## exp/onyx
## hopselection
module hopselection(
clk_6M, rstz, p_033us,
regi_isMaster,
ps_pagerespTO,
fk_page,
scancase,
m_half_tslot_p,
connsnewslave, connsnewmaster,
txbit_period, rxbit_period,
fkset_p,   
psackfhs, pagetxfhs, pagetmp, pagerxackfhs ,
corre_threshold,
psrxfhs_succ_p,
psrxfhs,
pstxid,
m_tslot_p, ms_tslot_p,
ps_N_incr_p,
pageAB_2Npage_count, 
Atrain,
regi_interlace_offset, regi_page_k_nudge,
regi_AFH_mode,
regi_AFH_N, regi_AFH_channel_map,
ps, gips, is, giis, page, inquiry, mpr, spr, ir, conns,
prs_clock_frozen, prm_clock_frozen,
CLK, CLKE, CLKN, BD_ADDR,
counter_isFHS,
fk,
fk_chg_p, fk_chg_p_ff,
fk_pstxid
);
input clk_6M, rstz, p_033us;
input regi_isMaster;
input ps_pagerespTO;
input fk_page;
input scancase;
input m_half_tslot_p;
input connsnewslave, connsnewmaster;
input txbit_period, rxbit_period;
input fkset_p;   
input psackfhs, pagetxfhs, pagetmp, pagerxackfhs ;
input corre_threshold;
wire [5:0] counter_clkN1;
wire [5:0] counter_clkE1;
input psrxfhs_succ_p;
input psrxfhs;
input pstxid;
input m_tslot_p, ms_tslot_p;
input ps_N_incr_p;
input [3:0] pageAB_2Npage_count;
input Atrain;
input [4:0] regi_interlace_offset, regi_page_k_nudge;
input regi_AFH_mode;
input [6:0] regi_AFH_N;
input [79:0] regi_AFH_channel_map;
input ps, gips, is, giis, page, inquiry, mpr, spr, ir, conns;
input prs_clock_frozen, prm_clock_frozen;
input [27:0] CLK, CLKE, CLKN, BD_ADDR;
input [4:0] counter_isFHS;
output [6:0] fk;
output fk_chg_p, fk_chg_p_ff;
output fk_pstxid;
wire [4:0] Xprm, Xir, Xprs;
wire [4:0] X;
wire Y1;
wire [5:0] Y2;
wire [4:0] A;
wire [3:0] B;
wire [4:0] C;
wire [8:0] D;
wire [6:0] E, F, Fprime;
wire fk_connsnewslave, fk_connsnewmaster;
wire fk_conns = conns | fk_connsnewslave | fk_connsnewmaster;
wire [27:0] fk_CLK = fk_conns ? CLK + 1'b1 : CLK;
wire [27:0] fk_CLKE = CLKE + 1'b1;
wire [27:0] fk_CLKN = CLKN + 1'b1;
hopctrlwd hopctrlwd_u(
.clk_6M               (clk_6M               ), 
.rstz                 (rstz                 ), 
.p_033us              (p_033us              ),
.mpr_Y                (counter_clkE1[0]     ),
  ...
export LEC_CHECK = 0
export ABC_AREA = 1
export CAP_MARGIN = 20
export CORE_MARGIN = 2
export CORE_UTILIZATION = 66
export CTS_CLUSTER_DIAMETER = 226
export HOLD_SLACK_MARGIN = 0.28
export SLEW_MARGIN = 20
create_clock -name core_clock -period 12.8 [get_ports {clk_6M}]
run.sh (not shown) runs the stock make flow with config.mk's settings and CLKGATE_MAP_FILE=.
To summarise exp/onyx: no stage aborted, but the layout did not pass its checks, failing on negative setup slack.
Edits applied to the flow inputs when going from exp/onyx to exp/umber:
Settings: ABC_AREA: 1 -> unset; CORE_UTILIZATION: 66 -> 12; CTS_CLUSTER_DIAMETER: 226 -> unset; HOLD_SLACK_MARGIN: 0.28 -> unset; PLACE_DENSITY: unset -> 0.6; the clock period (ns, I/O delays scaled along): 12.8 -> 30.4.
--- outcome ---
- exp/onyx vs exp/umber, cell with the biggest individual delay on the critical path: fa_2 vs xor2_1
- When exp/umber is measured against exp/onyx, its final area turns out 920 sq um lower.
- exp/umber has first-pass detailed-route iteration total below what exp/onyx had.
- The destination of the critical timing path comes out fk[4] in one run and fk[1] in the other, namely in exp/onyx and exp/umber respectively.
- Between exp/umber and exp/onyx, it is exp/umber whose synthesized area is higher, by 1.9%.
- exp/umber finished all stages; the layout is clean.
Setup changes, exp/umber to exp/harbor
Settings: CTS_CLUSTER_DIAMETER now 232, previously not set; CORE_UTILIZATION now 66, was 12; PLACE_DENSITY no longer set, was 0.6; the clock period (ns, I/O delays scaled along) now 15.1, was 30.4.
### Flow results
Final checks on exp/harbor, whose flow otherwise completed, came back failing, citing negative setup slack. The run showing the greater global-route usage is exp/harbor. Looking at required time of the critical path, exp/harbor sits below exp/umber. Taking exp/umber as the reference, in exp/harbor via count +20%, fraction of area in registers shows a reduction of 0.65 points, global routing usage on met1 moved up. Compared with exp/umber, exp/harbor ends up with a larger final cell area. exp/umber -> exp/harbor: arithmetic-cell share of the synthesized area counting full adders, half adders and majority gates delta 0, exact match. Looking at number of cells traversed by the worst register-to-register path, exp/harbor sits 4 higher than exp/umber does. Comparing exp/umber and exp/harbor, sum of met2 wire segment lengths after detailed routing is lower on exp/umber.
Modified inputs, exp/amber compared to exp/harbor
Settings: swapping 66 for 69 in CORE_UTILIZATION; putting CTS_CLUSTER_SIZE at 14 where nothing was set; clearing CTS_CLUSTER_DIAMETER, which used to be 232; swapping 15.1 for 13.9 in the clock period (ns, I/O delays scaled along).
## What came out
- Diff exp/amber..exp/harbor | post-synthesis simple-gate area fraction | unchanged
- [compare] base=exp/harbor new=exp/amber: quantity of I/O buffers inserted on ports ~0 delta; sequential area share after synthesis ~0 delta; half-perimeter wire length after placement +3.7 mm.
- | die area | exp/amber vs exp/harbor | better |
- Diff exp/harbor -> exp/amber | placeable core area | down by a few percent
- Yosys stat chip area came out exactly the same in exp/amber and exp/harbor.
- Measured against each other, exp/amber and exp/harbor differ in floorplan die width, the higher figure coming from exp/harbor.
- Among exp/harbor and exp/amber, the run that stopped before the end is exp/amber, and it is the only one.
- Final checks on exp/harbor, whose flow otherwise completed, came back failing, citing negative setup slack.
Edits applied to the flow inputs when going from exp/amber to exp/raven:
Settings: CTS_CLUSTER_SIZE no longer set, was 14; CORE_UTILIZATION now 40, was 69; PLACE_DENSITY now 0.6, previously not set; the clock period (ns, I/O delays scaled along) now 25.0, was 13.9.
==> comparison <==
- exp/raven reached the final stage; the timing, DRC and antenna checks on its layout passed.
- From exp/amber to exp/raven the numbers moved as follows: number of enable-type register cells in the synthesized netlist flat; distinct cell type count after synthesis flat.
- Per the comparison of exp/raven with exp/amber, area reported by Yosys stat level; chip footprint moved up; number of setup buffers added after CTS moved down.
- On post-placement cell area, the higher figure sits with exp/amber, not exp/raven.
- Between exp/raven and exp/amber, it is exp/raven whose half-perimeter wire length after detailed placement is lower, by 15%.
- Re number of cells in the design after placement: exp/raven is 0.95% down on exp/amber.
- The number of cell rows reported for exp/raven is greater than that of exp/amber by 18.
- On fraction of the core area occupied by cells at floorplan: between exp/raven and exp/amber, it ends up higher for exp/amber.
- Reported for exp/raven and exp/amber, netlist area before placement turned out identical to the last digit.
> inputs changed (exp/raven -> exp/zinc)
Settings: swapping 40 for 45 in CORE_UTILIZATION; putting SETUP_SLACK_MARGIN at -1.11 where nothing was set; clearing PLACE_DENSITY, which used to be 0.6; putting CTS_CLUSTER_SIZE at 100 where nothing was set; putting PLACE_DENSITY_LB_ADDON at 0.3 where nothing was set; putting CTS_CLUSTER_DIAMETER at 328 where nothing was set.
## What came out
Floorplan check, exp/zinc vs exp/raven: die outline smaller in exp/zinc. Higher global-route track usage on met2 was reported by exp/zinc, not exp/raven. exp/zinc gives more logic depth of the worst path, buffers included than exp/raven did.

* * *

== the reference run ==
hopselection again, from the RTL that the note above started with.
Settings: LEC_CHECK=0, CAP_MARGIN=0, CORE_MARGIN=3, CORE_UTILIZATION=61, CTS_CLUSTER_DIAMETER=42, MAX_ROUTING_LAYER=met5, PLACE_DENSITY=0.57, SETUP_SLACK_MARGIN=2.53, SLEW_MARGIN=20; clock period 14.2 ns.
Complete run, failing final checks: the reference run, reason negative setup slack.
[inputs] the trial run vs the reference run
Settings: changing CORE_UTILIZATION from 61 to 40; changing CORE_MARGIN from 3 to 2; removing SETUP_SLACK_MARGIN (formerly 2.53); changing PLACE_DENSITY from 0.57 to 0.6; removing CTS_CLUSTER_DIAMETER (formerly 42); removing MAX_ROUTING_LAYER (formerly met5); changing CAP_MARGIN from 0 to 20; changing the clock period (ns, I/O delays scaled along) from 14.2 to 23.1.
## What came out
- The reference run finished all stages; layout check result: FAIL, due to negative setup slack.
- Looking at the reports, the trial run completed the entire flow and the layout it produced met the timing, DRC and antenna checks.
- Diff the reference run -> the trial run: via count went down; final design area excluding fillers shows a reduction of 11%.
- Number of well taps went up by more than half going from the reference run to the trial run.
- The trial run reports a lower wire length of the first global-routing pass than the reference run does.
- Side by side, count of clock-buffer cells in the layout turned out higher in the trial run than in the reference run.
- Relative to the reference run, the highest ir drop seen on vdd of the trial run is lower by 17%.
- Routed wire length: the trial run < the reference run
- The trial run against the reference run: utilization fell 36 points; width of the chip rose about 22%.

* * *

Starting RTL as in the previous note.
Settings: LEC_CHECK=0, ABC_AREA=1, CAP_MARGIN=0, CELL_PAD_IN_SITES_GLOBAL_PLACEMENT=0, CORE_MARGIN=4, CORE_UTILIZATION=40, CTS_CLUSTER_DIAMETER=72, CTS_CLUSTER_SIZE=83, HOLD_SLACK_MARGIN=0.11, MAX_ROUTING_LAYER=met4, PLACE_DENSITY=0.91, SETUP_SLACK_MARGIN=3.08, SLEW_MARGIN=20, TNS_END_PERCENT=55; clock period 16.6 ns.
Then changed:
==> flow/config.mk (replaced) <==
export PLATFORM = sky130hd
export DESIGN_NAME = hopselection
export DESIGN_NICKNAME = hopselection
export VERILOG_FILES = /design/flow/design.v
export SDC_FILE = /design/flow/constraint.sdc
export NUM_CORES = 4
export LEC_CHECK = 0
export CAP_MARGIN = 20
export CORE_MARGIN = 2
export CORE_UTILIZATION = 58
export SLEW_MARGIN = 20
==> flow/constraint.sdc (replaced) <==
create_clock -name core_clock -period 12.8 [get_ports {clk_6M}]
set_input_delay 2.5600 -clock core_clock [delete_from_list [all_inputs] [get_ports {clk_6M}]]
set_output_delay 2.5600 -clock core_clock [all_outputs]
set_load 0.01 [all_outputs]
Result: With this change the flow produced a layout that fails on negative setup slack. Routed wire length went up by 3.2%. Global-route usage went up by 13 points. Design area went up by 12%. Total power went up by 50%. Worst hold slack is better by 0.013 ns. First-iteration DRC count went down by 35%. Flip-flop count is unchanged.
Then changed:
--- a/flow/config.mk
+++ b/flow/config.mk
@@ -7,5 +7,9 @@
 export LEC_CHECK = 0
+export ABC_AREA = 1
 export CAP_MARGIN = 20
 export CORE_MARGIN = 2
-export CORE_UTILIZATION = 58
+export CORE_UTILIZATION = 71
+export CTS_CLUSTER_DIAMETER = 50
+export CTS_CLUSTER_SIZE = 40
+export HOLD_SLACK_MARGIN = 0.28
 export SLEW_MARGIN = 20
After rerunning:
- The changed run did not get past 5_1_grt with GRT-0116
- synthesized cell count rose by 28%
- die size came out lower by 19%
- synthesized area fell by 1.8%
Then changed:
==> flow/config.mk (replaced) <==
export PLATFORM = sky130hd
export DESIGN_NAME = hopselection
export DESIGN_NICKNAME = hopselection
export VERILOG_FILES = /design/flow/design.v
export SDC_FILE = /design/flow/constraint.sdc
export NUM_CORES = 4
export LEC_CHECK = 0
export CAP_MARGIN = 20
export CORE_MARGIN = 2
export CORE_UTILIZATION = 40
export CTS_CLUSTER_SIZE = 83
export PLACE_DENSITY = 0.85
export SLEW_MARGIN = 20
==> flow/constraint.sdc (replaced) <==
create_clock -name core_clock -period 25.0 [get_ports {clk_6M}]
set_input_delay 5.0000 -clock core_clock [delete_from_list [all_inputs] [get_ports {clk_6M}]]
set_output_delay 5.0000 -clock core_clock [all_outputs]
set_load 0.01 [all_outputs]
Outcome: Now the flow passed the timing, DRC and antenna checks; die size climbs by 79%; synthesized cell count drops by 22%; synthesized area climbs by 1.9%.
Then changed:
--- a/flow/config.mk
+++ b/flow/config.mk
@@ -8,6 +8,7 @@
 export CAP_MARGIN = 20
-export CORE_MARGIN = 2
-export CORE_UTILIZATION = 40
-export CTS_CLUSTER_SIZE = 83
-export PLACE_DENSITY = 0.85
+export CORE_MARGIN = 7
+export CORE_UTILIZATION = 68
+export CTS_CLUSTER_DIAMETER = 328
+export CTS_CLUSTER_SIZE = 100
+export SETUP_SLACK_MARGIN = -1.16
 export SLEW_MARGIN = 20
What happened:
- sequential share of layout area came out higher by 0.33 points
- synthesized cell count stays the same
- worst setup slack gets better by 0.39 ns
- worst hold slack gains 0.010 ns
- die area falls by 33%
- sequential power is about the same
- final area shrinks by 1.6%
- clock skew stays flat
- power goes up by 0.40%
- count of clock-buffer cells in the layout grows by 1
- utilization went up by 33 points
No activity file was given, so power comes from the tool's default toggle rates.
